==> flow/design.v <==
`timescale 1ns / 1ps
module hx711driver (
    input clk,
    input reset,
    input logic ce,  
    input logic [15:0] dvsr,  
    input logic start,
    output logic [23:0] dout,
    output logic hx711_done_tick,
    output logic ready,
    output logic sclk,
    input logic hx711_in
);
typedef enum {idle, cpha_delay, p0, p1, g0, g1} state_type;
state_type state_reg;
state_type state_next;
logic p_clk;
logic [15:0] c_reg;
logic [15:0] c_next;
logic hx711_clk_reg;
logic hx711_clk_next;
logic ready_i;
logic hx711_done_tick_i;
logic [5:0] n_reg;
logic [5:0] n_next;
logic [23:0] si_reg;
logic [23:0] si_next;
always_ff @(posedge clk, posedge reset)
    if (reset) begin
        state_reg <= idle;
        si_reg <= 0;
        n_reg <= 0;
        c_reg <= 0;
        hx711_clk_reg <= 0;
    end
    else if (ce) begin
        state_reg <= state_next;
        si_reg <= si_next;
        n_reg <= n_next;
        c_reg <= c_next;
        hx711_clk_reg <= hx711_clk_next;
    end
always_comb
begin
    state_next = state_reg;  
    ready_i = 0;
    hx711_done_tick_i = 0;
    si_next = si_reg;
    n_next = n_reg;
    c_next = c_reg;
    case (state_reg)
        idle: begin
                ready_i = 1;  
                if (start & !hx711_in) begin  
                    n_next = 0;  
                    c_next =0;   
                    state_next = cpha_delay;  
                end
            end
        cpha_delay: begin
                if (c_reg==dvsr) begin  
                    state_next = p0;  
                    c_next = 0;   
                end
                else
                    c_next = c_reg + 1;  
            end
        p0: begin
                if (c_reg==dvsr) begin  
                    state_next = p1;   
                    si_next = {si_reg[22:0], hx711_in};  
                    c_next = 0;  
                end
                else
                    c_next = c_reg + 1;   
            end
        p1: begin
                if (c_reg==dvsr) begin  
                    if (n_reg==23) begin  
                        state_next = g0;  
                        c_next = 0;  
                    end
                    else begin
                        state_next = p0;   
                        n_next = n_reg + 1;   
                        c_next = 0;   
                    end
                end
                else
                    c_next = c_reg + 1;  
            end
        g0: begin
                if (c_reg==dvsr) begin  
                    state_next = g1;  
                    c_next = 0;  
                end
                else
                    c_next = c_reg + 1;   
            end
        g1: begin
                if (c_reg==dvsr) begin  
                    hx711_done_tick_i = 1;   
                    state_next = idle;   
                end
                else
                    c_next = c_reg + 1;  
            end
     endcase
end
assign ready = ready_i;
assign hx711_done_tick = hx711_done_tick_i;
assign p_clk = (state_next==p0) || (state_next == g0);
assign hx711_clk_next = p_clk;
assign dout = si_reg;
assign sclk = hx711_clk_reg;
endmodule
`timescale 1ns / 1ps
module seven_seg_driver (
    input logic clock,
    input logic reset,
    input logic [23:0] binary_in,
    output logic [7:0] segments_out,  
    output logic [7:0] anodes_out      
);
    logic [15:0] refresh_counter;
    logic refresh_tick;
    always_ff @(posedge clock, posedge reset) begin
        if (reset) begin
            refresh_counter <= '0;
            refresh_tick <= 1'b0;
        end else begin
            refresh_tick <= 1'b0;  
            if (refresh_counter == 16'd1023) begin
                refresh_counter <= '0;
                refresh_tick <= 1'b1;
            end else begin
                refresh_counter <= refresh_counter + 1;
            end
        end
    end
    logic [31:0] bcd_digits;  
    always_comb begin
        logic [23:0] bin_copy;
        logic [31:0] bcd_temp;
        bin_copy = binary_in;
        bcd_temp = '0;
        for (int i = 0; i < 24; i++) begin
            for (int j = 0; j < 8; j++) begin
                if (bcd_temp[ (j*4) +: 4 ] > 4) begin
                bcd_temp[ (j*4) +: 4 ] = bcd_temp[ (j*4) +: 4 ] + 3;
                end
            end
            {bcd_temp, bin_copy} = {bcd_temp, bin_copy} << 1;
        end
        bcd_digits = bcd_temp;  
    end
    logic [2:0] digit_selector;  
    logic [3:0] current_bcd_digit;  
    always_ff @(posedge clock, posedge reset) begin
        if (reset) begin
            digit_selector <= '0;
        end else if (refresh_tick) begin
            digit_selector <= digit_selector + 1;  
        end
    end
    always_comb begin
        case (digit_selector)
            3'd0:    current_bcd_digit = bcd_digits[3:0];    
            3'd1:    current_bcd_digit = bcd_digits[7:4];    
            3'd2:    current_bcd_digit = bcd_digits[11:8];   
            3'd3:    current_bcd_digit = bcd_digits[15:12];  
            3'd4:    current_bcd_digit = bcd_digits[19:16];  
            3'd5:    current_bcd_digit = bcd_digits[23:20];  
            3'd6:    current_bcd_digit = bcd_digits[27:24];  
            3'd7:    current_bcd_digit = bcd_digits[31:28];  
            default: current_bcd_digit = 4'b1111;          
        endcase
    end
    always_comb begin
        case (current_bcd_digit)
            4'd0:    segments_out = 8'b00000011;  
            4'd1:    segments_out = 8'b10011111;  
            4'd2:    segments_out = 8'b00100101;  
            4'd3:    segments_out = 8'b00001101;  
            4'd4:    segments_out = 8'b10011001;  
            4'd5:    segments_out = 8'b01001001;  
            4'd6:    segments_out = 8'b01000001;  
            4'd7:    segments_out = 8'b00011111;  
            4'd8:    segments_out = 8'b00000001;  
            4'd9:    segments_out = 8'b00001001;  
            default: segments_out = 8'b11111111;  
        endcase
    end
    always_comb begin
        case (digit_selector)
            3'd0:    anodes_out = 8'b11111110;  
            3'd1:    anodes_out = 8'b11111101;  
            3'd2:    anodes_out = 8'b11111011;  
            3'd3:    anodes_out = 8'b11110111;  
            3'd4:    anodes_out = 8'b11101111;  
            3'd5:    anodes_out = 8'b11011111;  
            3'd6:    anodes_out = 8'b10111111;  
            3'd7:    anodes_out = 8'b01111111;  
            default: anodes_out = 8'b11111111;  
        endcase
    end
endmodule
`timescale 1ns / 1ps
module top_nexys_a7 (
    input logic clock,       
    input logic reset,
    input logic hx711_data_in,
    output logic hx711_sclk_out,
    output logic [5:0] states_led,
    output logic [7:0] DDP,
    output logic [7:0] AN
);
    logic clock50MHz;
    always_ff @(posedge clock, posedge reset) begin
        if (reset) clock50MHz <= 0;
        else       clock50MHz <= ~clock50MHz;
    end
    logic ce_50;
    assign ce_50 = ~clock50MHz;
    logic hx711_data_sync1, hx711_data_sync2;
    always_ff @(posedge clock) begin
        if (ce_50) begin
            hx711_data_sync1 <= hx711_data_in;
            hx711_data_sync2 <= hx711_data_sync1;
        end
    end
    logic [23:0] s_hx711_raw_bits; 
    logic        s_hx711_tick;     
    hx711driver inst_hx711_driver (
        .clk(clock), 
        .reset(reset), 
        .ce(ce_50),
        .dvsr(16'd50), 
        .start(1'b1), 
        .dout(s_hx711_raw_bits), 
        .hx711_done_tick(s_hx711_tick),
        .ready(), 
        .sclk(hx711_sclk_out), 
        .hx711_in(hx711_data_sync2) 
    );
    logic signed [31:0] data_signed;
    assign data_signed = {{8{s_hx711_raw_bits[23]}}, s_hx711_raw_bits};
    logic s_tick_sync_r, s_tick_rising;
    always_ff @(posedge clock) s_tick_sync_r <= s_hx711_tick;
    assign s_tick_rising = s_hx711_tick && !s_tick_sync_r; 
    localparam int CLOCKS_PER_SECOND = 100_000;
    localparam int THRESHOLD = 50;                      
    localparam int NOISE_LIMIT = 15000; 
    int timer_1sec;
    logic signed [63:0] accumulator_sum; 
    int sample_count;
    int consecutive_outliers;
    logic signed [31:0] current_second_avg;
    logic signed [31:0] previous_second_avg;
    logic signed [31:0] display_stable_val;
    logic signed [31:0] r_sample_captured;  
    typedef enum logic [3:0] {
        ST_IDLE,          
        ST_SAMPLE_CALC,   
        ST_SAMPLE_CHECK,  
        ST_SAMPLE_ACCUM,  
        ST_PREP_DIV,      
        ST_DIVIDE,        
        ST_UPDATE,        
        ST_CLEANUP        
    } state_t;
    state_t state;
    logic [63:0] div_dividend;
    logic [63:0] div_remainder;
    logic [31:0] div_divisor;
    logic [31:0] div_quotient;
    logic [6:0]  div_counter;
    logic        div_sign_bit;
    logic signed [31:0] r_diff;
    logic [31:0] r_abs_diff;
    logic        r_is_valid_sample;
    always_ff @(posedge clock, posedge reset) begin
        if (reset) begin
            timer_1sec <= '0;
            accumulator_sum <= '0;
            sample_count <= '0;
            current_second_avg <= '0;
            previous_second_avg <= '0;
            display_stable_val <= '0;
            states_led <= '0;
            state <= ST_IDLE;
            div_dividend <= 0; 
            div_remainder <= 0; 
            div_divisor <= 0;
            div_quotient <= 0; 
            div_counter <= 0; 
            div_sign_bit <= 0;
            consecutive_outliers <= 0;
            r_sample_captured <= 0;
            r_diff <= 0;
            r_abs_diff <= 0;
            r_is_valid_sample <= 0;
        end
        else begin
            case (state)
                ST_IDLE: begin
                    if (s_tick_rising) begin
                        r_sample_captured <= data_signed;  
                        state <= ST_SAMPLE_CALC;           
                    end 
                    else if (timer_1sec == CLOCKS_PER_SECOND - 1) begin
                        timer_1sec <= 0;
                        state <= ST_PREP_DIV;
                    end 
                    else begin
                        timer_1sec <= timer_1sec + 1;
                    end
                end
                ST_SAMPLE_CALC: begin
                    if (timer_1sec != CLOCKS_PER_SECOND - 1) timer_1sec <= timer_1sec + 1;
                    r_diff <= r_sample_captured - current_second_avg;
                    state <= ST_SAMPLE_CHECK;
                end
                ST_SAMPLE_CHECK: begin
                    if (timer_1sec != CLOCKS_PER_SECOND - 1) timer_1sec <= timer_1sec + 1;
                    if (r_diff < 0) r_abs_diff <= unsigned'(-r_diff);
                    else            r_abs_diff <= unsigned'(r_diff);
                    state <= ST_SAMPLE_ACCUM;
                end
                ST_SAMPLE_ACCUM: begin
                    if (timer_1sec != CLOCKS_PER_SECOND - 1) timer_1sec <= timer_1sec + 1;
                    if (r_abs_diff < NOISE_LIMIT || current_second_avg == 0 || consecutive_outliers >= 3) begin
                        accumulator_sum <= accumulator_sum + r_sample_captured;
                        sample_count <= sample_count + 1;
                        consecutive_outliers <= 0;
                    end else begin
                        consecutive_outliers <= consecutive_outliers + 1;
                    end
                    state <= ST_IDLE;  
                end
                ST_PREP_DIV: begin
                    if (sample_count == 0) begin
                        current_second_avg <= 0;
                        state <= ST_UPDATE;
                    end else begin
                        if (accumulator_sum < 0) begin
                            div_dividend <= unsigned'(-accumulator_sum);
                            div_sign_bit <= 1'b1;
                        end else begin
                            div_dividend <= unsigned'(accumulator_sum);
                            div_sign_bit <= 1'b0;
                        end
                        div_divisor   <= unsigned'(sample_count);
                        div_remainder <= 0;
                        div_quotient  <= 0;
                        div_counter   <= 63; 
                        state <= ST_DIVIDE;
                    end
                end
                ST_DIVIDE: begin
                    div_remainder = (div_remainder << 1) | (div_dividend[div_counter]);
                    if (div_remainder >= div_divisor) begin
                        div_remainder = div_remainder - div_divisor;
                        div_quotient[div_counter] = 1'b1; 
                    end
                    if (div_counter == 0) state <= ST_UPDATE;
                    else div_counter <= div_counter - 1;
                end
                ST_UPDATE: begin
                    logic signed [31:0] temp_avg;
                    if (div_sign_bit) temp_avg = signed'(-div_quotient);
                    else              temp_avg = signed'(div_quotient);
                    current_second_avg <= temp_avg;
                    display_stable_val <= temp_avg;
                    if ((previous_second_avg - temp_avg) > THRESHOLD) states_led <= 6'b101101; 
                    else states_led <= 6'b000000;
                    state <= ST_CLEANUP;
                end
                ST_CLEANUP: begin
                    previous_second_avg <= current_second_avg;
                    accumulator_sum <= 0;
                    sample_count <= 0;
                    state <= ST_IDLE; 
                end
                default: state <= ST_IDLE;
            endcase
        end
    end
    logic [23:0] final_display_number;
    always_comb begin
        if (display_stable_val < 0) final_display_number = unsigned'(-display_stable_val);
        else                        final_display_number = unsigned'(display_stable_val);
    end
    seven_seg_driver inst_display (
        .clock(clock),                  
        .reset(reset),                
        .binary_in(final_display_number),   
        .segments_out(DDP),           
        .anodes_out(AN)               
    );
endmodule
==> flow/run.sh <==
#!/bin/bash
# the make line also repeats each setting of config.mk as NAME=value (left out here)
make -C /OpenROAD-flow-scripts/flow DESIGN_CONFIG=/design/flow/config.mk WORK_HOME=/design/flow/orfs CLKGATE_MAP_FILE= finish
==> flow/config.mk <==
export PLATFORM = sky130hd
export DESIGN_NAME = top_nexys_a7
export DESIGN_NICKNAME = top_nexys_a7
export VERILOG_FILES = /design/flow/design.v
export SDC_FILE = /design/flow/constraint.sdc
export NUM_CORES = 4
export LEC_CHECK = 0
export CAP_MARGIN = 20
export CORE_MARGIN = 2
export CORE_UTILIZATION = 57
export SLEW_MARGIN = 20
==> flow/constraint.sdc <==
create_clock -name core_clock -period 20.8 [get_ports {clock}]
set_input_delay 4.1600 -clock core_clock [delete_from_list [all_inputs] [get_ports {clock}]]
set_output_delay 4.1600 -clock core_clock [all_outputs]
set_load 0.01 [all_outputs]
==> flow_summary.yaml, run 1 <==
# generated from flow reports
status:
  status: "complete, but fails checks"
  failed_checks: "negative setup slack"
synth:
  most_common_cell: "dfrtp_1"
  syn_inst: 5744
  yosysTopAreaCellShare: 0.309
  top_area_cell: "dfrtp_1"
  ys_seq_frac: 0.311
  ys_cells: 5744
  yosys_warnings: 3
  area_leaders: "dfrtp_1, ha_1, xor2_1, nand2_1, xnor2_1"
  async_reset_ff_frac: 0.995
  yosys_most_used_dff: "dfrtp_1"
  synthTopCellsByCount: "dfrtp_1, nand2_1, nor2_1, o21ai_0, a21oi_1"
  ys_area_um2: 50000
  ys_sh_simple: 0.191
  synth-xor-area-share: 0.0872
  synth.cellmix.compoundShare: 0.233
  synth-seq-cells: 622
  ys_sh_mux: 0.0663
  avgSynthCellArea_um2: 8.71
  syn_area_um2: 50000
  top_logic_kind: "AND-OR/OR-AND gates"
  ys_sh_adder: 0.0725
  synth-edff-count: 2
  synth_cell_type_count: 160
floorplanning:
  num_io_pins: 26
  fp.dieH_um: 300
  chipArea_um2: 90200
  die_w_um: 300
  core_area_um2: 86900
  row_count: 108
  initCoreUtil: 0.576
job:
  tool_warnings: 88
  max_cap_violations: 0
sta:
  rsz0062_at_grt: "true"
  max_slew_margin: 0.257
  clock_skew_ns: 0.0342
  finalCriticalPeriod_ns: 23.73
  worst_slack_ns: -2.93
  fmax_mhz: 42.1
  final_hold_viol_count: 0
  worst_pin_slew_ns: 1.11
  hold_slack_ns: 0.422
  finalSetupViolations: 7
  slew_violations: 0
  final.period_utilization: 1.14
cells_and_area:
  design_area_um2: 63300
  layoutNonFillerInstCount: 7927
  nets: 7009
  area_growth_pct: 26.5
clock_tree:
  insertion_delay_ns: 0.66
  cts-hold-fix-buffers: 0
  cts_root_buf: "clkbuf_16"
  tritoncts: "built"
  htreeDepth: 3
  clockBufferDepth: 3
  cts_sinks: 622
  clk_pin_slew_worst_paths_ns: 0.06
  cts-buffers-inserted: 69
global_route:
  grtUsageTotal: 0.284
  overflow: 0
  antenna_found_initial: 0
  grt_pass1_vias: 45214
  grtUsageMet2: 0.493
  grtUsageMet3: 0.0256
  use_met1: 0.380
  grt_busiest_layer: "met2"
  grt_max_degree: 156
  grt_first_pass_wirelength_mm: 218
worst_setup_path:
  cp_max_fo: 7
  cp_num_cells: 100
  critPathMaxStageDelay_ns: 0.56
  required_ns: 16.64
  cp-start-kind: "register"
  reg2regPathDepth: 51
  r2r_slack_ns: 9.62
  crit_family: "simple AND/OR/NAND/NOR gates"
  r2r_end: "accumulator_sum[63]"
  cpMaxStageDelayCell: "or4_4"
  path_common_cell: "buf_4"
  cp-endpoint: "DDP[4]"
  cp-startpoint: "display_stable_val[11]"
  path_class: "reg -> out"
  endpoint_kind: "output port"
  r2r_start: "r_sample_captured[1]"
  critPathBufInv: 26
  arrival_ns: 19.57
detailed_routing:
  detail-route-antenna-nets: 0
  wirelength_mm: 129
  insertedDiodeCount: 0
  drt-pass1-iter-count: 7
  drt-vias-per-instance: 5.81
  drt_iter0_markers: 2973
  drc: 0
  wl_per_cell_um: 16.2
  via_count: 46095
placed_design:
  place.port_buffers: 22
  gp_routability_congestion: 0.904
  hpwlAfterDp_mm: 94.0
  place_inst: 7698
  pre_cts_slack_ns: -3.07
  placed_area_um2: 59100
worst_hold_path:
  hold_depth: 0
  min_to: "hx711_data_sync2"
  worstHoldStart: "hx711_data_sync1"
  hold_class: "reg -> reg"
pwr:
  powerSeq_uw: 1210
  powerDensity_nw_per_um2: 38.8
  pg_clk_uw: 1220
  comb_power_uw: 25.6
  sw_frac_of_total: 0.218
  switchingPower_uw: 536
  finalPower_uw: 2450
  peakVddDrop_v: 0.0000768
  clockPowerShare: 0.496
  intPower_uw: 1920
  seq_power_share: 0.493
  top_power_group: "the clock network"
  power_leakage_uw: 0.0291
  comb_power_share: 0.010
## per-stage QoR
| stage | setup TNS (ns) | utilization |
|---|---|---|
| 6_report | -20.01 | 0.728 |
| 5_1_grt | -27.38 | 0.728 |
| 4_1_cts | -17.20 | 0.721 |
| 3_5_place_dp | -21.36 | 0.680 |
| 3_3_place_gp | -18.06 | 0.680 |
| 2_1_floorplan | -19.55 | - |
## layout make-up
cell class	instances	area (um2)
inverter	255	978
timing repair buffer	1110	8520
clock inverter	23	260
fill	6776	23600
multi-input combinational	4662	34500
tap	1155	1450
clock buffer	100	1980
sequential	622	15600
## layer usage
metal | vias up | wire, um
met1 | 22168 | 59300
met3 | 193 | 3880
li1 | 23016 | -
met4 | 0 | 2920
met5 | - | 0
met2 | 718 | 62500
## what timing repair did
item / CTS / global route
setup buffers: 72 / 36
setup endpoints to repair: 7 / 7
pin swaps: 97 / 29
resized: 187 / 69
==> run 2: changes to the inputs <==
- ABC_AREA: unset -> 1
- CORE_UTILIZATION: 57 -> 71
- CTS_CLUSTER_DIAMETER: unset -> 32
- CTS_CLUSTER_SIZE: unset -> 15
- PLACE_DENSITY: unset -> 0.78
- SETUP_SLACK_MARGIN: unset -> 3.33
- clock period: 20.8 -> 13.6 ns (I/O delays scaled with it)
==> run 2 against run 1 <==
Against the previous run: synthesized cell count is 24% higher; routed wire length grew 19%; register-to-register slack lost 5.3 ns; critical path depth increased by 37; sequential share of layout area grew 0.88 points; first-iteration DRC count increased by 100%; cell area down 3.5%; clock skew grew 0.021 ns; combinational power up 51%; total power increased by 85%; sequential power up 53%; sequential cell count stayed put; the layout still fails its checks (negative setup slack).
==> flow_summary.yaml, run 2 <==
# generated from flow reports
worst_setup_path:
  required_ns: 10.88
  r2r_end: "accumulator_sum[62]"
  crit_family: "simple AND/OR/NAND/NOR gates"
  cp-startpoint: "display_stable_val[9]"
  cp_num_cells: 137
  r2r_start: "accumulator_sum[0]"
  endpoint_kind: "output port"
  cpMaxStageDelayCell: "dfrtp_1"
  r2r_slack_ns: 4.36
  path_common_cell: "nand2_2"
  cp_max_fo: 5
  reg2regPathDepth: 89
  arrival_ns: 15.87
  path_class: "reg -> out"
  critPathMaxStageDelay_ns: 0.44
  critPathBufInv: 34
  cp-endpoint: "DDP[4]"
  cp-start-kind: "register"
synth:
  synthTopCellsByCount: "nand2_1, inv_1, dfrtp_1, o21ai_0, nor2_1"
  synth_cell_type_count: 82
  syn_area_um2: 49100
  yosys_warnings: 3
  ys_cells: 7139
  top_logic_kind: "simple AND/OR/NAND/NOR gates"
  area_leaders: "dfrtp_1, nand2_1, inv_1, ha_1, o21ai_0"
  synth-edff-count: 2
  synth-seq-cells: 622
  ys_sh_simple: 0.319
  top_area_cell: "dfrtp_1"
  synth.cellmix.compoundShare: 0.143
  ys_seq_frac: 0.317
  synth-xor-area-share: 0.0542
  syn_inst: 7139
  most_common_cell: "nand2_1"
  avgSynthCellArea_um2: 6.88
  yosysTopAreaCellShare: 0.314
  ys_sh_mux: 0.00127
  yosys_most_used_dff: "dfrtp_1"
  async_reset_ff_frac: 0.995
  ys_area_um2: 49100
  ys_sh_adder: 0.0734
clock_tree:
  cts_root_buf: "clkbuf_16"
  clk_pin_slew_worst_paths_ns: 0.06
  insertion_delay_ns: 0.66
  cts_sinks: 622
  tritoncts: "built"
  htreeDepth: 3
  clockBufferDepth: 3
  cts-hold-fix-buffers: 0
  cts-buffers-inserted: 97
floorplanning:
  die_w_um: 267
  core_area_um2: 68600
  chipArea_um2: 71300
  fp.dieH_um: 267
  row_count: 96
  initCoreUtil: 0.716
  num_io_pins: 26
detailed_routing:
  drt_iter0_markers: 5955
  drc: 0
  detail-route-antenna-nets: 0
  drt-vias-per-instance: 6.09
  drt-pass1-iter-count: 9
  wl_per_cell_um: 17.2
  via_count: 54271
  wirelength_mm: 154
placed_design:
  pre_cts_slack_ns: -3.80
  placed_area_um2: 55600
  gp_routability_congestion: 0.963
  place.port_buffers: 22
  hpwlAfterDp_mm: 94.7
sta:
  tns_ns: -34.64
  worst_pin_slew_ns: 1.18
  rsz0062_at_grt: "true"
  worst_slack_ns: -4.99
  finalCriticalPeriod_ns: 18.59
  clock_skew_ns: 0.0553
  final_hold_viol_count: 0
  max_slew_margin: 0.206
  finalSetupViolations: 7
  final.period_utilization: 1.37
  slew_violations: 0
  fmax_mhz: 53.8
worst_hold_path:
  hold_depth: 0
  hold_class: "reg -> reg"
  worstHoldStart: "hx711_data_sync1"
  min_to: "hx711_data_sync2"
pwr:
  clockPowerShare: 0.583
  comb_power_uw: 38.7
  pg_clk_uw: 2650
  switchingPower_uw: 1060
  comb_power_share: 0.009
  seq_power_share: 0.408
  top_power_group: "the clock network"
  intPower_uw: 3480
  power_leakage_uw: 0.0320
  powerDensity_nw_per_um2: 74.3
  peakVddDrop_v: 0.000108
  sw_frac_of_total: 0.233
  powerSeq_uw: 1850
global_route:
  grt_pass1_vias: 52025
  use_met1: 0.468
  grtUsageMet3: 0.0631
  grt_first_pass_wirelength_mm: 238
  grtUsageMet2: 0.701
  overflow: 0
  grt_max_degree: 155
  grtUsageTotal: 0.399
  antenna_found_initial: 1
  grt_busiest_layer: "met2"
cells_and_area:
  design_area_um2: 61100
  area_growth_pct: 24.3
  nets: 8185
status:
  status: "complete, but fails checks"
  failed_checks: "negative setup slack"
job:
  max_cap_violations: 0
  tool_warnings: 91
==> run 2: layout make-up <==
| cell class | instances | area (um2) |
|---|---|---|
| Antenna cell | 2 | 5.00 |
| Multi-Input combinational cell | 5327 | 30700 |
| Clock inverter | 68 | 885 |
| Inverter | 1049 | 3970 |
| Sequential cell | 622 | 15600 |
| Timing Repair Buffer | 799 | 6220 |
| Tap cell | 931 | 1160 |
| Fill cell | 3502 | 7500 |
| Clock buffer | 115 | 2610 |
==> run 2: layer usage <==
metal / share of wire / wire length (um)
met5: 0.000072 / 11
met2: 0.48 / 73900
met1: 0.37 / 57200
met3: 0.084 / 12900
met4: 0.063 / 9720
==> run 2: per-stage QoR <==
stage / utilization / hold WS [ns] / instances / power (uW)
2_1_floorplan: - / 0.395 / 7140 / 1920
3_3_place_gp: 0.810 / 0.402 / 8613 / 1930
3_5_place_dp: 0.811 / 0.425 / 8614 / 1930
4_1_cts: 0.880 / 0.438 / 8879 / 4520
5_1_grt: 0.891 / 0.447 / 8911 / 4620
6_report: 0.891 / 0.439 / 8913 / 4540
==> run 2: timing repair <==
item / in CTS / in global routing
endpoints found under the setup margin: 7 / 8
buffers inserted: 82 / 32
pin swaps: 138 / 103
cloned: 0 / 0
resized: 181 / 112
==> run 3: changes to the inputs <==
- CAP_MARGIN: 20 -> 0
- CORE_UTILIZATION: 71 -> 40
- CTS_CLUSTER_DIAMETER: 32 -> unset
- CTS_CLUSTER_SIZE: 15 -> unset
- GPL_TIMING_DRIVEN: unset -> 0
- MAX_ROUTING_LAYER: unset -> met4
- PLACE_DENSITY: 0.78 -> unset
- PLACE_DENSITY_LB_ADDON: unset -> 0.22
- SETUP_SLACK_MARGIN: 3.33 -> unset
- SLEW_MARGIN: 20 -> 30
- clock period: 13.6 -> 40.0 ns (I/O delays scaled with it)
==> run 3 against run 2 <==
Against the previous run: now clean on timing, DRC and antenna; hold slack lost 0.019 ns; synthesized cell count is the same; clock power shrank 75%; final cell count is essentially flat; routed wire length shrank 17%; cell area shrank 12%; critical path type unchanged; largest cell class unchanged; largest power group unchanged.
==> flow_summary.yaml, run 3 <==
# generated from flow reports
status:
  status: "no timing/DRC/antenna violations"
detailed_routing:
  drt-vias-per-instance: 5.11
  detail-route-antenna-nets: 0
  wirelength_mm: 127
  via_count: 45578
  wl_per_cell_um: 14.3
  drc: 0
  drt_iter0_markers: 2739
  drt-pass1-iter-count: 6
clock_tree:
  cts_root_buf: "clkbuf_16"
  clk_pin_slew_worst_paths_ns: 0.06
  tritoncts: "built"
  cts_setup_buffers: 0
  cts-buffers-inserted: 69
  clockBufferDepth: 3
  insertion_delay_ns: 0.63
  htreeDepth: 3
  cts-hold-fix-buffers: 0
  cts_resized: 0
  cts_sinks: 622
sta:
  hold_slack_ns: 0.420
  worst_pin_slew_ns: 1.03
  final.period_utilization: 0.654
  tns_ns: 0
  final_hold_viol_count: 0
  rsz0062_at_grt: "false"
  fmax_mhz: 38.2
  finalCriticalPeriod_ns: 26.17
  slew_violations: 0
  max_slew_margin: 0.294
  clock_skew_ns: 0.0197
  finalSetupViolations: 0
synth:
  ys_sh_adder: 0.0734
  async_reset_ff_frac: 0.995
  top_area_cell: "dfrtp_1"
  synth-seq-cells: 622
  area_leaders: "dfrtp_1, nand2_1, inv_1, ha_1, o21ai_0"
  avgSynthCellArea_um2: 6.88
  syn_area_um2: 49100
  ys_sh_simple: 0.319
  synth-xor-area-share: 0.0542
  ys_sh_mux: 0.00127
  synthTopCellsByCount: "nand2_1, inv_1, dfrtp_1, o21ai_0, nor2_1"
  yosys_warnings: 3
  ys_seq_frac: 0.317
  top_logic_kind: "simple AND/OR/NAND/NOR gates"
  most_common_cell: "nand2_1"
  synth_cell_type_count: 82
  ys_area_um2: 49100
  yosys_most_used_dff: "dfrtp_1"
  yosysTopAreaCellShare: 0.314
  synth.cellmix.compoundShare: 0.143
  syn_inst: 7139
  ys_cells: 7139
  synth-edff-count: 2
worst_setup_path:
  cpMaxStageDelayCell: "clkdlybuf4s50_1"
  crit_family: "simple AND/OR/NAND/NOR gates"
  cp-startpoint: "display_stable_val[0]"
  arrival_ns: 18.17
  r2r_slack_ns: 31.11
  path_common_cell: "nand2_1"
  endpoint_kind: "output port"
  critPathMaxStageDelay_ns: 0.55
  cp_max_fo: 6
  required_ns: 32.00
  r2r_end: "accumulator_sum[62]"
  r2r_start: "accumulator_sum[0]"
  reg2regPathDepth: 88
  cp-endpoint: "DDP[4]"
  critPathBufInv: 27
  path_class: "reg -> out"
  cp-start-kind: "register"
  cp_num_cells: 135
job:
  max_cap_violations: 0
  tool_warnings: 79
placed_design:
  place.port_buffers: 22
  hpwlAfterDp_mm: 98.9
  gp_routability_congestion: 0.884
cells_and_area:
  nets: 7532
  fill_cells: 12529
  area_growth_pct: 9.92
worst_hold_path:
  min_to: "hx711_data_sync2"
  hold_depth: 0
  worstHoldStart: "hx711_data_sync1"
  hold_class: "reg -> reg"
global_route:
  grt_pass1_vias: 43463
  grtUsageTotal: 0.207
  antenna_found_initial: 3
  grt_max_degree: 90
  overflow: 0
  grt_first_pass_wirelength_mm: 214
floorplanning:
  num_io_pins: 26
  core_area_um2: 122000
  die_w_um: 354
  initCoreUtil: 0.403
  row_count: 128
  fp.dieH_um: 354
  chipArea_um2: 126000
pwr:
  comb_power_uw: 15.4
  seq_power_share: 0.481
  powerDensity_nw_per_um2: 24.3
  switchingPower_uw: 281
  sw_frac_of_total: 0.215
  power_leakage_uw: 0.0277
  clockPowerShare: 0.508
  comb_power_share: 0.012
  powerSeq_uw: 630
  top_power_group: "the clock network"
  peakVddDrop_v: 0.0000340
  pg_clk_uw: 665
  intPower_uw: 1030
[run 3: stage by stage]
step | worst slack (ns) | std cells | instance area (um2) | total power, uW | utilization
after global placement | 6.55 | 8787 | 51400 | 656 | 0.422
after global routing | 11.50 | 8918 | 54000 | 1350 | 0.443
final | 13.83 | 8919 | 54000 | 1310 | 0.443
after floorplan | 14.67 | 7140 | 49100 | 651 | -
after detailed placement | 14.38 | 8797 | 51700 | 657 | 0.424
after CTS | 13.66 | 8917 | 54000 | 1330 | 0.443
[run 3: routing by layer]
metal | global-route usage | share of wire | vias to the layer above
li1 | - | - | 23592
met1 | 0.273 | 0.48 | 21187
met2 | 0.344 | 0.47 | 649
met3 | 0.0185 | 0.034 | 150
met4 | 0.0520 | 0.020 | 0
met5 | - | 0 | -
[run 3: cell type report]
type | instances | area, um2 | area share
multi-input cells | 5327 | 29100 | 0.538
flip-flops and latches | 622 | 15600 | 0.288
inverters | 1049 | 3960 | 0.0732
clock buffers | 103 | 2070 | 0.0383
well taps | 1625 | 2030 | 0.0377
plain buffers | 142 | 561 | 0.0104
repair buffers | 32 | 475 | 0.00880
clock inverters | 17 | 265 | 0.00491
diodes | 2 | 5.00 | 0.0000927
==> run 4: changes to the inputs <==
- ABC_AREA: 1 -> unset
- CAP_MARGIN: 0 -> 20
- CELL_PAD_IN_SITES_DETAIL_PLACEMENT: unset -> 1
- CELL_PAD_IN_SITES_GLOBAL_PLACEMENT: unset -> 3
- CORE_UTILIZATION: 40 -> 31
- CTS_CLUSTER_SIZE: unset -> 86
- GPL_TIMING_DRIVEN: 0 -> unset
- HOLD_SLACK_MARGIN: unset -> -0.1
- MIN_ROUTING_LAYER: unset -> met2
- PLACE_DENSITY: unset -> 0.36
- PLACE_DENSITY_LB_ADDON: 0.22 -> unset
- SLEW_MARGIN: 30 -> 20
- clock period: 40.0 -> 52.5 ns (I/O delays scaled with it)
==> run 4 against run 3 <==
Against the previous run: still clean; critical path depth fell by 45; die size rose by 31%; clock power fell by 5.0%; routed wire length rose by 22%; sequential share of layout area fell by 0.76 points; critical path type unchanged; largest cell class unchanged.
==> flow_summary.yaml, run 4 <==
# generated from flow reports
worst_setup_path:
  path_class: "reg -> out"
  required_ns: 42.00
  critPathMaxStageDelay_ns: 0.83
  critPathBufInv: 9
  cp-startpoint: "display_stable_val[8]"
  cp-start-kind: "register"
  path_common_cell: "ha_1"
  r2r_end: "accumulator_sum[63]"
  cp_num_cells: 90
  reg2regPathDepth: 51
  endpoint_kind: "output port"
  crit_family: "AND-OR/OR-AND gates"
  r2r_start: "r_sample_captured[1]"
  cp_max_fo: 13
  cpMaxStageDelayCell: "xor2_1"
  arrival_ns: 26.58
  r2r_slack_ns: 40.79
  cp-endpoint: "DDP[6]"
clock_tree:
  insertion_delay_ns: 0.70
  cts_setup_buffers: 0
  cts_resized: 0
  tritoncts: "built"
  cts_sinks: 622
  cts-hold-fix-buffers: 0
  clockBufferDepth: 3
  htreeDepth: 3
  clk_pin_slew_worst_paths_ns: 0.06
  cts-buffers-inserted: 83
  cts_root_buf: "clkbuf_16"
sta:
  rsz0062_at_grt: "false"
  final_hold_viol_count: 0
  max_slew_margin: 0.235
  final.period_utilization: 0.706
  worst_slack_ns: 15.42
  tns_ns: 0
  finalSetupViolations: 0
  clock_skew_ns: 0.0357
  finalCriticalPeriod_ns: 37.08
  fmax_mhz: 27.0
  slew_violations: 0
  worst_pin_slew_ns: 1.14
floorplanning:
  fp.dieH_um: 406
  row_count: 147
  num_io_pins: 26
  die_w_um: 406
  core_area_um2: 160000
  chipArea_um2: 165000
  initCoreUtil: 0.312
synth:
  ys_sh_simple: 0.191
  async_reset_ff_frac: 0.995
  area_leaders: "dfrtp_1, ha_1, xor2_1, nand2_1, xnor2_1"
  ys_seq_frac: 0.311
  avgSynthCellArea_um2: 8.71
  synth_cell_type_count: 160
  syn_area_um2: 50000
  ys_cells: 5744
  ys_sh_adder: 0.0725
  syn_inst: 5744
  top_area_cell: "dfrtp_1"
  yosys_warnings: 3
  yosys_most_used_dff: "dfrtp_1"
  synthTopCellsByCount: "dfrtp_1, nand2_1, nor2_1, o21ai_0, a21oi_1"
  top_logic_kind: "AND-OR/OR-AND gates"
  synth-seq-cells: 622
  ys_area_um2: 50000
  yosysTopAreaCellShare: 0.309
  synth-edff-count: 2
  synth.cellmix.compoundShare: 0.233
  ys_sh_mux: 0.0663
  most_common_cell: "dfrtp_1"
  synth-xor-area-share: 0.0872
worst_hold_path:
  min_to: "hx711_data_sync2"
  hold_class: "reg -> reg"
  hold_depth: 0
  worstHoldStart: "hx711_data_sync1"
detailed_routing:
  top_layer: "met4"
  wirelength_mm: 155
  wl_per_cell_um: 19.6
  routed-wl-met3_mm: 65.9
  dr_wl_met2_mm: 84.8
  via_count: 59342
  drt-pass1-iter-count: 6
  wl_met1_um: 0
  detail-route-antenna-nets: 0
  drt_iter0_markers: 5183
  drt-vias-per-instance: 7.49
  drc: 0
global_route:
  antenna_found_initial: 0
  grt_first_pass_wirelength_mm: 248
  grt_max_degree: 152
  overflow: 0
  grt_pass1_vias: 67702
  grtUsageTotal: 0.291
pwr:
  comb_power_share: 0.010
  seq_power_share: 0.427
  switchingPower_uw: 263
  power_leakage_uw: 0.0241
  powerSeq_uw: 480
  powerDensity_nw_per_um2: 20.2
  peakVddDrop_v: 0.0000259
  pg_clk_uw: 632
  intPower_uw: 860
  comb_power_uw: 11.1
  top_power_group: "the clock network"
  sw_frac_of_total: 0.234
  clockPowerShare: 0.563
job:
  tool_warnings: 90
  max_cap_violations: 0
placed_design:
  pre_cts_slack_ns: 16.45
  hpwlAfterDp_mm: 110
  gp_routability_congestion: 0.852
  place.port_buffers: 22
cells_and_area:
  nets: 5984
  area_growth_pct: 10.9
status:
  status: "no timing/DRC/antenna violations"
==> run 4: metal layers <==
metal / global-route usage / up-vias
met2: 0.333 / 16466
met4: 0.0322 / 0
met1: - / 21590
met5: - / -
met3: 0.393 / 543
li1: - / 20743
==> run 4: area by class of cell <==
type	instances	area, um2
timing repair buffer	71	621
antenna	1	2.50
multi-input combinational	4662	32600
clock inverter	38	510
sequential	622	15600
inverter	255	965
fill	18788	105000
tap	2160	2700
clock buffer	117	2480
==> run 4: through the flow <==
| step | utilization | instances | power [uW] | cell area [um2] | hold WS [ns] |
|---|---|---|---|---|---|
| finish | 0.346 | 7926 | 1120 | 55500 | 0.426 |
| global route | 0.346 | 7925 | 1160 | 55500 | 0.435 |
| CTS | 0.346 | 7924 | 1130 | 55400 | 0.433 |
| detailed placement | 0.327 | 7769 | 500 | 52400 | 0.414 |
| global placement | 0.327 | 7769 | 500 | 52400 | 0.408 |
| floorplan | - | 5745 | 496 | 50000 | 0.352 |
==> run 5: changes to the inputs <==
- ABC_AREA: unset -> 1
- CAP_MARGIN: 20 -> 5
- CELL_PAD_IN_SITES_DETAIL_PLACEMENT: 1 -> unset
- CELL_PAD_IN_SITES_GLOBAL_PLACEMENT: 3 -> unset
- CORE_UTILIZATION: 31 -> 72
- CTS_CLUSTER_SIZE: 86 -> unset
- HOLD_SLACK_MARGIN: -0.1 -> unset
- MAX_ROUTING_LAYER: met4 -> unset
- MIN_ROUTING_LAYER: met2 -> unset
- PLACE_DENSITY: 0.36 -> 0.65
- SETUP_SLACK_MARGIN: unset -> 1.68
- clock period: 52.5 -> 19.1 ns (I/O delays scaled with it)
==> run 5 against run 4 <==
Against the previous run: the layout now fails its checks (negative setup slack); global-route usage up 6.9 points; via count decreased by 17%; sequential cell count unchanged; cell area is 0.43% higher; largest cell class unchanged.
==> flow_summary.yaml, run 5 <==
# generated from flow reports
pwr:
  comb_power_share: 0.010
  comb_power_uw: 27.3
  intPower_uw: 2140
  sw_frac_of_total: 0.216
  pg_clk_uw: 1380
  power_leakage_uw: 0.0288
  powerDensity_nw_per_um2: 49.0
  finalPower_uw: 2730
  peakVddDrop_v: 0.0000823
  powerSeq_uw: 1320
  clockPowerShare: 0.507
  top_power_group: "the clock network"
  seq_power_share: 0.483
  switchingPower_uw: 590
global_route:
  grt_first_pass_wirelength_mm: 215
  grtUsageTotal: 0.361
  grt_max_degree: 156
  overflow: 0
  antenna_found_initial: 0
  grt_pass1_vias: 46340
sta:
  fmax_mhz: 50.4
  final.period_utilization: 1.04
  finalCriticalPeriod_ns: 19.85
  hold_slack_ns: 0.419
  slew_violations: 0
  final_hold_viol_count: 0
  tns_ns: -4.75
  worst_slack_ns: -0.747
  finalSetupViolations: 7
  worst_pin_slew_ns: 1.19
  max_slew_margin: 0.199
  clock_skew_ns: 0.0239
  rsz0062_at_grt: "true"
cells_and_area:
  layoutNonFillerInstCount: 8236
  final_core_util: 0.826
  nets: 7601
  fill_cells: 4513
  area_growth_pct: 13.4
worst_setup_path:
  r2r_slack_ns: 10.24
  cp-startpoint: "display_stable_val[19]"
  r2r_end: "accumulator_sum[62]"
  critPathBufInv: 27
  cp_num_cells: 130
  required_ns: 15.28
  arrival_ns: 16.03
  cp-start-kind: "register"
  critPathMaxStageDelay_ns: 0.53
  cp_max_fo: 6
  r2r_start: "accumulator_sum[0]"
  endpoint_kind: "output port"
  reg2regPathDepth: 89
  cpMaxStageDelayCell: "o21ai_0"
  cp-endpoint: "DDP[2]"
  path_class: "reg -> out"
  crit_family: "simple AND/OR/NAND/NOR gates"
  path_common_cell: "nand2_1"
worst_hold_path:
  min_to: "hx711_data_sync2"
  hold_depth: 0
  worstHoldStart: "hx711_data_sync1"
  hold_class: "reg -> reg"
detailed_routing:
  detail-route-antenna-nets: 0
  via_count: 49313
  drc: 0
  drt-pass1-iter-count: 7
  drt-vias-per-instance: 5.99
  insertedDiodeCount: 0
  wl_per_cell_um: 16.3
  drt_iter0_markers: 4735
  wirelength_mm: 134
clock_tree:
  tritoncts: "built"
  clockBufferDepth: 3
  clk_pin_slew_worst_paths_ns: 0.06
  insertion_delay_ns: 0.62
  cts-buffers-inserted: 67
  cts-hold-fix-buffers: 0
  htreeDepth: 3
  cts_root_buf: "clkbuf_16"
  cts_sinks: 622
synth:
  synth-edff-count: 2
  async_reset_ff_frac: 0.995
  yosysTopAreaCellShare: 0.314
  ys_seq_frac: 0.317
  syn_inst: 7139
  yosys_most_used_dff: "dfrtp_1"
  top_logic_kind: "simple AND/OR/NAND/NOR gates"
  synth-seq-cells: 622
  most_common_cell: "nand2_1"
  ys_area_um2: 49100
  syn_area_um2: 49100
  top_area_cell: "dfrtp_1"
  synth-xor-area-share: 0.0542
  yosys_warnings: 3
  ys_cells: 7139
  synth.cellmix.compoundShare: 0.143
  ys_sh_mux: 0.00127
  ys_sh_adder: 0.0734
  avgSynthCellArea_um2: 6.88
  synthTopCellsByCount: "nand2_1, inv_1, dfrtp_1, o21ai_0, nor2_1"
  ys_sh_simple: 0.319
  area_leaders: "dfrtp_1, nand2_1, inv_1, ha_1, o21ai_0"
  synth_cell_type_count: 82
floorplanning:
  die_w_um: 265
  core_area_um2: 67400
  num_io_pins: 26
  initCoreUtil: 0.729
  fp.dieH_um: 265
  row_count: 95
  chipArea_um2: 70300
status:
  failed_checks: "negative setup slack"
  status: "complete, but fails checks"
placed_design:
  place.port_buffers: 22
  place_inst: 7924
  hpwlAfterDp_mm: 87.7
  gp_routability_congestion: 0.934
job:
  max_cap_violations: 0
  tool_warnings: 89
-- run 5: per-layer routing --
metal	routed length [um]	vias up	global-route usage
li1	-	23740	-
met2	64300	2014	0.627
met1	54800	23039	0.458
met3	8920	520	0.0467
met5	0	-	0
met4	6340	0	0.143
-- run 5: area by class of cell --
type                    instances  area, um2  share of cell area
well taps                     873       1090              0.0196
clock inverters                30        383             0.00687
inverters                    1049       3970              0.0713
clock buffers                  90       1950              0.0349
repair buffers                245       1950              0.0350
multi-input cells            5327      30800               0.553
flip-flops and latches        622      15600               0.280
-- run 5: stage by stage --
stage	area [um2]	setup slack (ns)
2_1_floorplan	49600	1.69
3_3_place_gp	50700	0.194
3_5_place_dp	50700	-0.465
4_1_cts	54800	0.674
5_1_grt	55700	-1.61
6_report	55700	-0.747
-- run 5: timing repair --
item / 4_1_cts / 5_1_grt
buffers inserted: 138 / 53
endpoints found under the setup margin: 7 / 7
pin swaps: 134 / 110
gates resized: 185 / 127
cloned: 0 / 0
==> run 6: changes to the inputs <==
- ABC_AREA: 1 -> unset
- CAP_MARGIN: 5 -> 40
- CELL_PAD_IN_SITES_DETAIL_PLACEMENT: unset -> 0
- CELL_PAD_IN_SITES_GLOBAL_PLACEMENT: unset -> 0
- CORE_UTILIZATION: 72 -> 68
- CTS_CLUSTER_SIZE: unset -> 43
- PLACE_DENSITY: 0.65 -> unset
- SETUP_SLACK_MARGIN: 1.68 -> unset
- clock period: 19.1 -> 27.5 ns (I/O delays scaled with it)
==> run 6 against run 5 <==
Against the previous run: the run now finishes clean; largest power group unchanged; via count shrank 12%; die size up 7.7%; routed wire length fell by 11%; cell area increased by 0.12%; synthesized cell count fell by 20%; critical path type unchanged; sequential power is 31% lower; clock-buffer cell count increased by 7.
==> flow_summary.yaml, run 6 <==
# generated from flow reports
detailed_routing:
  drt_iter0_markers: 3160
  via_count: 43364
  drt-vias-per-instance: 6.35
  insertedDiodeCount: 0
  drt-pass1-iter-count: 6
  drc: 0
  wl_per_cell_um: 17.5
  wirelength_mm: 120
  detail-route-antenna-nets: 0
pwr:
  sw_frac_of_total: 0.216
  powerSeq_uw: 916
  top_power_group: "the clock network"
  powerDensity_nw_per_um2: 34.4
  clockPowerShare: 0.512
  comb_power_uw: 20.5
  peakVddDrop_v: 0.0000545
  comb_power_share: 0.011
  pg_clk_uw: 982
  seq_power_share: 0.477
  power_leakage_uw: 0.0249
  switchingPower_uw: 415
  finalPower_uw: 1920
  intPower_uw: 1500
worst_setup_path:
  path_class: "reg -> out"
  cp_max_fo: 9
  r2r_start: "r_sample_captured[1]"
  critPathMaxStageDelay_ns: 0.61
  arrival_ns: 21.20
  cp-startpoint: "display_stable_val[8]"
  cpMaxStageDelayCell: "or4_4"
  reg2regPathDepth: 51
  endpoint_kind: "output port"
  r2r_slack_ns: 16.43
  cp-endpoint: "DDP[5]"
  critPathBufInv: 15
  cp_num_cells: 94
  cp-start-kind: "register"
  required_ns: 22.00
  crit_family: "simple AND/OR/NAND/NOR gates"
  r2r_end: "accumulator_sum[63]"
cells_and_area:
  final_core_util: 0.764
  nets: 6102
  regArea_um2: 15600
  area_growth_pct: 11.5
  fill_cells: 5310
  final-comb-area_um2: 33700
synth:
  top_logic_kind: "AND-OR/OR-AND gates"
  synth.cellmix.compoundShare: 0.233
  synth-xor-area-share: 0.0872
  area_leaders: "dfrtp_1, ha_1, xor2_1, nand2_1, xnor2_1"
  syn_area_um2: 50000
  async_reset_ff_frac: 0.995
  top_area_cell: "dfrtp_1"
  ys_area_um2: 50000
  ys_sh_adder: 0.0725
  yosysTopAreaCellShare: 0.309
  avgSynthCellArea_um2: 8.71
  ys_sh_mux: 0.0663
  ys_seq_frac: 0.311
  yosys_most_used_dff: "dfrtp_1"
  syn_inst: 5744
  synth-seq-cells: 622
  yosys_warnings: 3
  synth-edff-count: 2
  synth_cell_type_count: 160
  ys_sh_simple: 0.191
  ys_cells: 5744
  synthTopCellsByCount: "dfrtp_1, nand2_1, nor2_1, o21ai_0, a21oi_1"
  most_common_cell: "dfrtp_1"
global_route:
  grtUsageMet3: 0.0301
  grt_first_pass_wirelength_mm: 198
  grtUsageTotal: 0.306
  grtUsageMet2: 0.513
  grt_busiest_layer: "met2"
  antenna_found_initial: 0
  overflow: 0
  grt_pass1_vias: 40862
  grt_max_degree: 152
  use_met1: 0.424
clock_tree:
  clockBufferDepth: 3
  clk_pin_slew_worst_paths_ns: 0.06
  cts-hold-fix-buffers: 0
  cts_sinks: 622
  htreeDepth: 3
  cts_root_buf: "clkbuf_16"
  tritoncts: "built"
  insertion_delay_ns: 0.62
  cts-buffers-inserted: 70
floorplanning:
  core_area_um2: 73000
  num_io_pins: 26
  chipArea_um2: 75800
  row_count: 99
  fp.dieH_um: 275
  initCoreUtil: 0.686
  die_w_um: 275
placed_design:
  gp_routability_congestion: 0.916
  hpwlAfterDp_mm: 83.2
  place.port_buffers: 22
sta:
  final_hold_viol_count: 0
  worst_pin_slew_ns: 0.855
  max_slew_margin: 0.430
  fmax_mhz: 37.4
  finalCriticalPeriod_ns: 26.70
  tns_ns: 0
  slew_violations: 0
  finalSetupViolations: 0
  clock_skew_ns: 0.0268
  final.period_utilization: 0.971
  hold_slack_ns: 0.418
worst_hold_path:
  hold_class: "reg -> reg"
  hold_depth: 0
  min_to: "hx711_data_sync2"
  worstHoldStart: "hx711_data_sync1"
job:
  tool_warnings: 87
  max_cap_violations: 0
status:
  status: "no timing/DRC/antenna violations"
## run 6: layer usage
layer / up-vias / wire length (um) / share of wire
met1: 20872 / 54200 / 0.45
met4: 0 / 3070 / 0.026
met5: - / 0 / 0
met3: 203 / 4900 / 0.041
met2: 1059 / 57700 / 0.48
li1: 21230 / - / -
## run 6: stage by stage
| stage | area [um2] | setup slack (ns) | cells |
|---|---|---|---|
| 6_report | 55800 | 0.796 | 6827 |
| 5_1_grt | 55800 | -0.312 | 6827 |
| 4_1_cts | 54500 | 0.00237 | 6768 |
| 3_5_place_dp | 51500 | -1.12 | 6625 |
| 3_3_place_gp | 51300 | -0.269 | 6615 |
| 2_1_floorplan | 50000 | 0.197 | 5745 |
## run 6: area by class of cell
| class | instances | share of cell area |
|---|---|---|
| flip-flops and latches | 622 | 0.279 |
| clock inverters | 30 | 0.00754 |
| inverters | 255 | 0.0174 |
| repair buffers | 201 | 0.0325 |
| well taps | 959 | 0.0215 |
| multi-input cells | 4663 | 0.605 |
| clock buffers | 97 | 0.0367 |
## run 6: repair_timing
item	in CTS	in global routing
cloned	0	1
setup endpoints to repair	7	7
gates resized	75	148
setup buffers	16	50
pin swaps	14	54
==> run 7: changes to the inputs <==
- ABC_AREA: unset -> 1
- CAP_MARGIN: 40 -> 20
- CELL_PAD_IN_SITES_DETAIL_PLACEMENT: 0 -> unset
- CELL_PAD_IN_SITES_GLOBAL_PLACEMENT: 0 -> unset
- CORE_UTILIZATION: 68 -> 72
- CTS_CLUSTER_DIAMETER: unset -> 57
- CTS_CLUSTER_SIZE: 43 -> unset
- PLACE_DENSITY: unset -> 0.36
- SETUP_SLACK_MARGIN: unset -> 5.0
- clock period: 27.5 -> 19.7 ns (I/O delays scaled with it)
==> run 7 against run 6 <==
Against the previous run: the layout now fails its checks (negative setup slack); die size decreased by 7.2%; highest routed layer is now met5; via count increased by 15%; final cell count increased by 21%; critical path type unchanged.
==> flow_summary.yaml, run 7 <==
# generated from flow reports
status:
  status: "complete, but fails checks"
  failed_checks: "negative setup slack"
global_route:
  grt_pass1_vias: 45673
  grtUsageTotal: 0.357
  overflow: 0
  antenna_found_initial: 1
  grt_max_degree: 99
  grt_first_pass_wirelength_mm: 213
floorplanning:
  die_w_um: 265
  chipArea_um2: 70300
  row_count: 95
  fp.dieH_um: 265
  core_area_um2: 67400
  initCoreUtil: 0.729
  num_io_pins: 26
worst_setup_path:
  cp-start-kind: "register"
  reg2regPathDepth: 89
  r2r_start: "accumulator_sum[0]"
  path_common_cell: "nand2_2"
  path_class: "reg -> out"
  cp-startpoint: "display_stable_val[0]"
  cp_max_fo: 6
  critPathMaxStageDelay_ns: 0.40
  r2r_slack_ns: 10.86
  endpoint_kind: "output port"
  r2r_end: "accumulator_sum[62]"
  crit_family: "simple AND/OR/NAND/NOR gates"
  cpMaxStageDelayCell: "dfrtp_1"
  required_ns: 15.76
  cp_num_cells: 135
  cp-endpoint: "DDP[3]"
  arrival_ns: 16.29
  critPathBufInv: 31
synth:
  avgSynthCellArea_um2: 6.88
  ys_sh_mux: 0.00127
  synth.cellmix.compoundShare: 0.143
  ys_cells: 7139
  top_logic_kind: "simple AND/OR/NAND/NOR gates"
  ys_sh_simple: 0.319
  synth-xor-area-share: 0.0542
  async_reset_ff_frac: 0.995
  area_leaders: "dfrtp_1, nand2_1, inv_1, ha_1, o21ai_0"
  syn_area_um2: 49100
  synth-seq-cells: 622
  synth-edff-count: 2
  most_common_cell: "nand2_1"
  yosysTopAreaCellShare: 0.314
  synth_cell_type_count: 82
  top_area_cell: "dfrtp_1"
  ys_sh_adder: 0.0734
  ys_seq_frac: 0.317
  syn_inst: 7139
  synthTopCellsByCount: "nand2_1, inv_1, dfrtp_1, o21ai_0, nor2_1"
  yosys_warnings: 3
  ys_area_um2: 49100
  yosys_most_used_dff: "dfrtp_1"
pwr:
  switchingPower_uw: 606
  sw_frac_of_total: 0.225
  intPower_uw: 2090
  power_leakage_uw: 0.0289
  comb_power_share: 0.010
  peakVddDrop_v: 0.0000729
  clockPowerShare: 0.515
  comb_power_uw: 26.3
  seq_power_share: 0.475
  powerSeq_uw: 1280
  top_power_group: "the clock network"
  finalPower_uw: 2690
  powerDensity_nw_per_um2: 48.2
  pg_clk_uw: 1390
sta:
  finalCriticalPeriod_ns: 20.23
  worst_pin_slew_ns: 1.23
  fmax_mhz: 49.4
  clock_skew_ns: 0.0554
  final.period_utilization: 1.03
  rsz0062_at_grt: "true"
  worst_slack_ns: -0.533
  max_slew_margin: 0.171
  final_hold_viol_count: 0
  slew_violations: 0
  finalSetupViolations: 7
placed_design:
  place_inst: 7924
  hpwlAfterDp_mm: 88.0
  gp_routability_congestion: 0.929
  place.port_buffers: 22
clock_tree:
  clk_pin_slew_worst_paths_ns: 0.06
  clockBufferDepth: 3
  insertion_delay_ns: 0.65
  cts_root_buf: "clkbuf_16"
  tritoncts: "built"
  htreeDepth: 3
  cts-hold-fix-buffers: 0
  cts-buffers-inserted: 72
  cts_sinks: 622
detailed_routing:
  drt-pass1-iter-count: 14
  drc: 0
  drt-vias-per-instance: 6.05
  drt_iter0_markers: 4933
  wirelength_mm: 138
  via_count: 49931
  insertedDiodeCount: 0
  wl_per_cell_um: 16.7
  detail-route-antenna-nets: 0
cells_and_area:
  nets: 7610
  layoutNonFillerInstCount: 8251
  final_core_util: 0.830
  area_growth_pct: 13.8
job:
  tool_warnings: 84
  max_cap_violations: 0
worst_hold_path:
  min_to: "hx711_data_sync2"
  worstHoldStart: "hx711_data_sync1"
  hold_class: "reg -> reg"
  hold_depth: 0
[run 7: final cells by class]
type | count | area [um2]
Multi-Input combinational cell | 5327 | 30900
Inverter | 1049 | 3970
Clock inverter | 29 | 397
Timing Repair Buffer | 249 | 1940
Fill cell | 4439 | 11500
Tap cell | 873 | 1090
Clock buffer | 102 | 2050
Sequential cell | 622 | 15600
[run 7: layer usage]
layer,global-route usage,share of wire,vias to the layer above
met4,0.122,0.047,2
met3,0.0494,0.068,606
met2,0.620,0.48,2143
met1,0.458,0.41,23438
met5,0,0.00039,-
li1,-,-,23742
[run 7: what timing repair did]
action | in CTS | in global routing
gates resized | 170 | 155
pin swaps | 108 | 120
setup buffers | 125 | 71
endpoints found under the hold margin | 0 | 0
setup endpoints to repair | 7 | 7
[run 7: per-stage QoR]
stage / setup slack, ns / hold slack [ns] / TNS (ns) / instance area, um2
6_report: -0.533 / 0.426 / -3.32 / 55900
3_5_place_dp: 0.166 / 0.409 / 0 / 50700
3_3_place_gp: 0.695 / 0.402 / 0 / 50700
4_1_cts: 1.25 / 0.423 / 0 / 54700
5_1_grt: -1.23 / 0.443 / -8.22 / 55900
2_1_floorplan: 2.18 / 0.395 / 0 / 49700
==> run 8: changes to the inputs <==
- CTS_CLUSTER_DIAMETER: 57 -> 400
- CTS_CLUSTER_SIZE: unset -> 10
- HOLD_SLACK_MARGIN: unset -> 0.29
- PLACE_DENSITY: 0.36 -> 0.39
- SETUP_SLACK_MARGIN: 5.0 -> 1.16
- clock period: 19.7 -> 19.1 ns (I/O delays scaled with it)
==> run 8 against run 7 <==
Against the previous run: final cell count up 0.12%; largest power group is now sequential cells; routed wire length grew 2.3%; the layout still fails its checks (negative setup slack); register-to-register slack worse by 0.67 ns; largest cell class unchanged; non-clock buffer count grew 48; via count is 1.2% higher.
==> flow_summary.yaml, run 8 <==
# generated from flow reports
synth:
  top_logic_kind: "simple AND/OR/NAND/NOR gates"
  ys_seq_frac: 0.317
  syn_inst: 7139
  async_reset_ff_frac: 0.995
  yosys_warnings: 3
  syn_area_um2: 49100
  ys_sh_mux: 0.00127
  ys_sh_simple: 0.319
  synth-edff-count: 2
  area_leaders: "dfrtp_1, nand2_1, inv_1, ha_1, o21ai_0"
  synthTopCellsByCount: "nand2_1, inv_1, dfrtp_1, o21ai_0, nor2_1"
  ys_cells: 7139
  most_common_cell: "nand2_1"
  avgSynthCellArea_um2: 6.88
  ys_area_um2: 49100
  synth.cellmix.compoundShare: 0.143
  synth-seq-cells: 622
  yosysTopAreaCellShare: 0.314
  top_area_cell: "dfrtp_1"
  synth_cell_type_count: 82
  yosys_most_used_dff: "dfrtp_1"
  ys_sh_adder: 0.0734
  synth-xor-area-share: 0.0542
cells_and_area:
  nets: 7658
  layoutNonFillerInstCount: 8261
  fill_cells: 4408
  area_growth_pct: 13.9
worst_hold_path:
  hold_depth: 0
  worstHoldStart: "hx711_data_sync1"
  hold_class: "reg -> reg"
  min_to: "hx711_data_sync2"
sta:
  tns_ns: -13.51
  rsz0062_at_grt: "true"
  finalCriticalPeriod_ns: 21.06
  clock_skew_ns: 0.0195
  slew_violations: 0
  worst_slack_ns: -1.96
  finalSetupViolations: 7
  final_hold_viol_count: 0
  hold_slack_ns: 0.419
  fmax_mhz: 47.5
  max_slew_margin: 0.221
  final.period_utilization: 1.10
  worst_pin_slew_ns: 1.17
worst_setup_path:
  endpoint_kind: "output port"
  cp_num_cells: 128
  path_common_cell: "nand2_2"
  critPathBufInv: 28
  cp-start-kind: "register"
  r2r_slack_ns: 10.19
  crit_family: "simple AND/OR/NAND/NOR gates"
  required_ns: 15.28
  cp-startpoint: "display_stable_val[8]"
  arrival_ns: 17.24
  cp_max_fo: 4
  r2r_end: "accumulator_sum[62]"
  reg2regPathDepth: 89
  cpMaxStageDelayCell: "nor2_1"
  cp-endpoint: "DDP[3]"
  r2r_start: "r_sample_captured[0]"
  path_class: "reg -> out"
  critPathMaxStageDelay_ns: 0.55
clock_tree:
  cts_sinks: 622
  cts-hold-fix-buffers: 0
  cts-buffers-inserted: 72
  htreeDepth: 3
  clockBufferDepth: 3
  clk_pin_slew_worst_paths_ns: 0.06
  tritoncts: "built"
  insertion_delay_ns: 0.61
  cts_root_buf: "clkbuf_16"
floorplanning:
  num_io_pins: 26
  chipArea_um2: 70300
  die_w_um: 265
  row_count: 95
  initCoreUtil: 0.729
  core_area_um2: 67400
  fp.dieH_um: 265
detailed_routing:
  wirelength_mm: 141
  via_count: 50552
  drt_iter0_markers: 5055
  detail-route-antenna-nets: 0
  drt-pass1-iter-count: 17
  drt-vias-per-instance: 6.12
  insertedDiodeCount: 0
  wl_per_cell_um: 17.0
  drc: 0
pwr:
  intPower_uw: 2010
  seq_power_share: 0.514
  power_leakage_uw: 0.0290
  comb_power_share: 0.011
  comb_power_uw: 28.1
  clockPowerShare: 0.475
  sw_frac_of_total: 0.216
  powerSeq_uw: 1320
  top_power_group: "sequential cells"
  powerDensity_nw_per_um2: 45.8
  peakVddDrop_v: 0.0000873
  pg_clk_uw: 1220
  switchingPower_uw: 555
global_route:
  grt_first_pass_wirelength_mm: 214
  antenna_found_initial: 0
  grt_pass1_vias: 46150
  overflow: 0
  grtUsageTotal: 0.357
  grt_max_degree: 191
status:
  status: "complete, but fails checks"
  failed_checks: "negative setup slack"
job:
  tool_warnings: 88
  max_cap_violations: 0
placed_design:
  place_inst: 7942
  gp_routability_congestion: 0.944
  place.port_buffers: 22
  hpwlAfterDp_mm: 86.6
run 8: routing by layer:
metal  up-vias  GRT usage  wire length (um)
met4         0      0.146              7930
met3       753     0.0404             10600
met5         -          0                 0
met2      2485      0.628             66500
li1      23816          -                 -
met1     23498      0.450             55700
run 8: timing repair:
item                                   in CTS  in global routing
endpoints found under the hold margin       0                  0
resized                                   275                186
pin swaps                                 153                129
gates cloned                                0                  0
buffers inserted                          138                 87
setup endpoints to repair                   7                  7
run 8: per-stage QoR:
stage               worst slack [ns]  cell area, um2   util  power, uW
finish                         -1.96           56000  0.830       2560
global route                   -2.68           56000  0.830       2630
CTS                            0.886           54500  0.808       2570
detailed placement            -0.531           50500  0.749       1370
global placement              0.0785           50500  0.749       1370
floorplan                       1.14           49300      -       1360
run 8: final cells by class:
cell class | count | area (um2) | share of cell area
clock buffers | 89 | 1890 | 0.0337
clock inverters | 4 | 46.3 | 0.000827
repair buffers | 297 | 2350 | 0.0421
multi-input cells | 5327 | 31000 | 0.555
inverters | 1049 | 3970 | 0.0709
well taps | 873 | 1090 | 0.0195
flip-flops and latches | 622 | 15600 | 0.278
==> run 9: changes to the inputs <==
- ABC_AREA: 1 -> unset
- CAP_MARGIN: 20 -> 30
- CTS_CLUSTER_DIAMETER: 400 -> unset
- CTS_CLUSTER_SIZE: 10 -> unset
- HOLD_SLACK_MARGIN: 0.29 -> unset
- PLACE_DENSITY: 0.39 -> 0.63
- SETUP_SLACK_MARGIN: 1.16 -> -2.0
- clock period: 19.1 -> 21.8 ns (I/O delays scaled with it)
==> run 9 against run 8 <==
Against the previous run: the run now fails in global routing; die size up 1.8%; synthesized cell count down 20%; area after synthesis up 1.8%.
==> flow_summary.yaml, run 9 <==
# implementation run metrics
status:
  status: "stopped before the end"
  lastStage: "global routing"
  error: "[ERROR GRT-0232] Routing congestion too high. Check the congestion heatmap in the GUI."
synth:
  area_leaders: "dfrtp_1, ha_1, xor2_1, nand2_1, xnor2_1"
  synth-seq-cells: 622
  synthTopCellsByCount: "dfrtp_1, nand2_1, nor2_1, o21ai_0, a21oi_1"
  yosys_warnings: 3
  ys_sh_adder: 0.0725
  ys_cells: 5744
  ys_seq_frac: 0.311
  yosys_most_used_dff: "dfrtp_1"
  synth-edff-count: 2
  async_reset_ff_frac: 0.995
  top_area_cell: "dfrtp_1"
  ys_sh_simple: 0.191
  synth-xor-area-share: 0.0872
  synth_cell_type_count: 160
  yosysTopAreaCellShare: 0.309
  synth.cellmix.compoundShare: 0.233
  ys_sh_mux: 0.0663
  top_logic_kind: "AND-OR/OR-AND gates"
  syn_inst: 5744
  avgSynthCellArea_um2: 8.71
  syn_area_um2: 50000
  most_common_cell: "dfrtp_1"
  ys_area_um2: 50000
placed_design:
  hpwlAfterDp_mm: 101
  pre_cts_slack_ns: -2.31
  place_inst: 7456
  gp_routability_congestion: 0.920
  place.port_buffers: 22
clock_tree:
  cts-buffers-inserted: 68
  clockBufferDepth: 3
  htreeDepth: 3
  cts_sinks: 622
  cts_root_buf: "clkbuf_16"
  cts-hold-fix-buffers: 0
floorplanning:
  chipArea_um2: 71600
  die_w_um: 268
  initCoreUtil: 0.728
  fp.dieH_um: 268
  core_area_um2: 68700
  row_count: 96
  num_io_pins: 26
global_route:
  grtUsageTotal: 0.777
  overflow: 126
## run 9: what timing repair did
item | in CTS
endpoints found under the setup margin | 7
pin swaps | 94
cloned | 0
buffers inserted | 72
gates resized | 151
## run 9: stage by stage
stage               setup TNS (ns)  instance area [um2]
CTS                         -14.33                62200
detailed placement          -15.97                58800
global placement            -10.95                58700
floorplan                   -14.01                51000
## run 9: metal layers
| metal | track usage | GRT overflow |
|---|---|---|
| met1 | 0.784 | 2 |
| met2 | 0.921 | 61 |
| met3 | 0.647 | 8 |
| met4 | 0.739 | 55 |
| met5 | 0.440 | 0 |
Power and IR drop assume default switching activity.
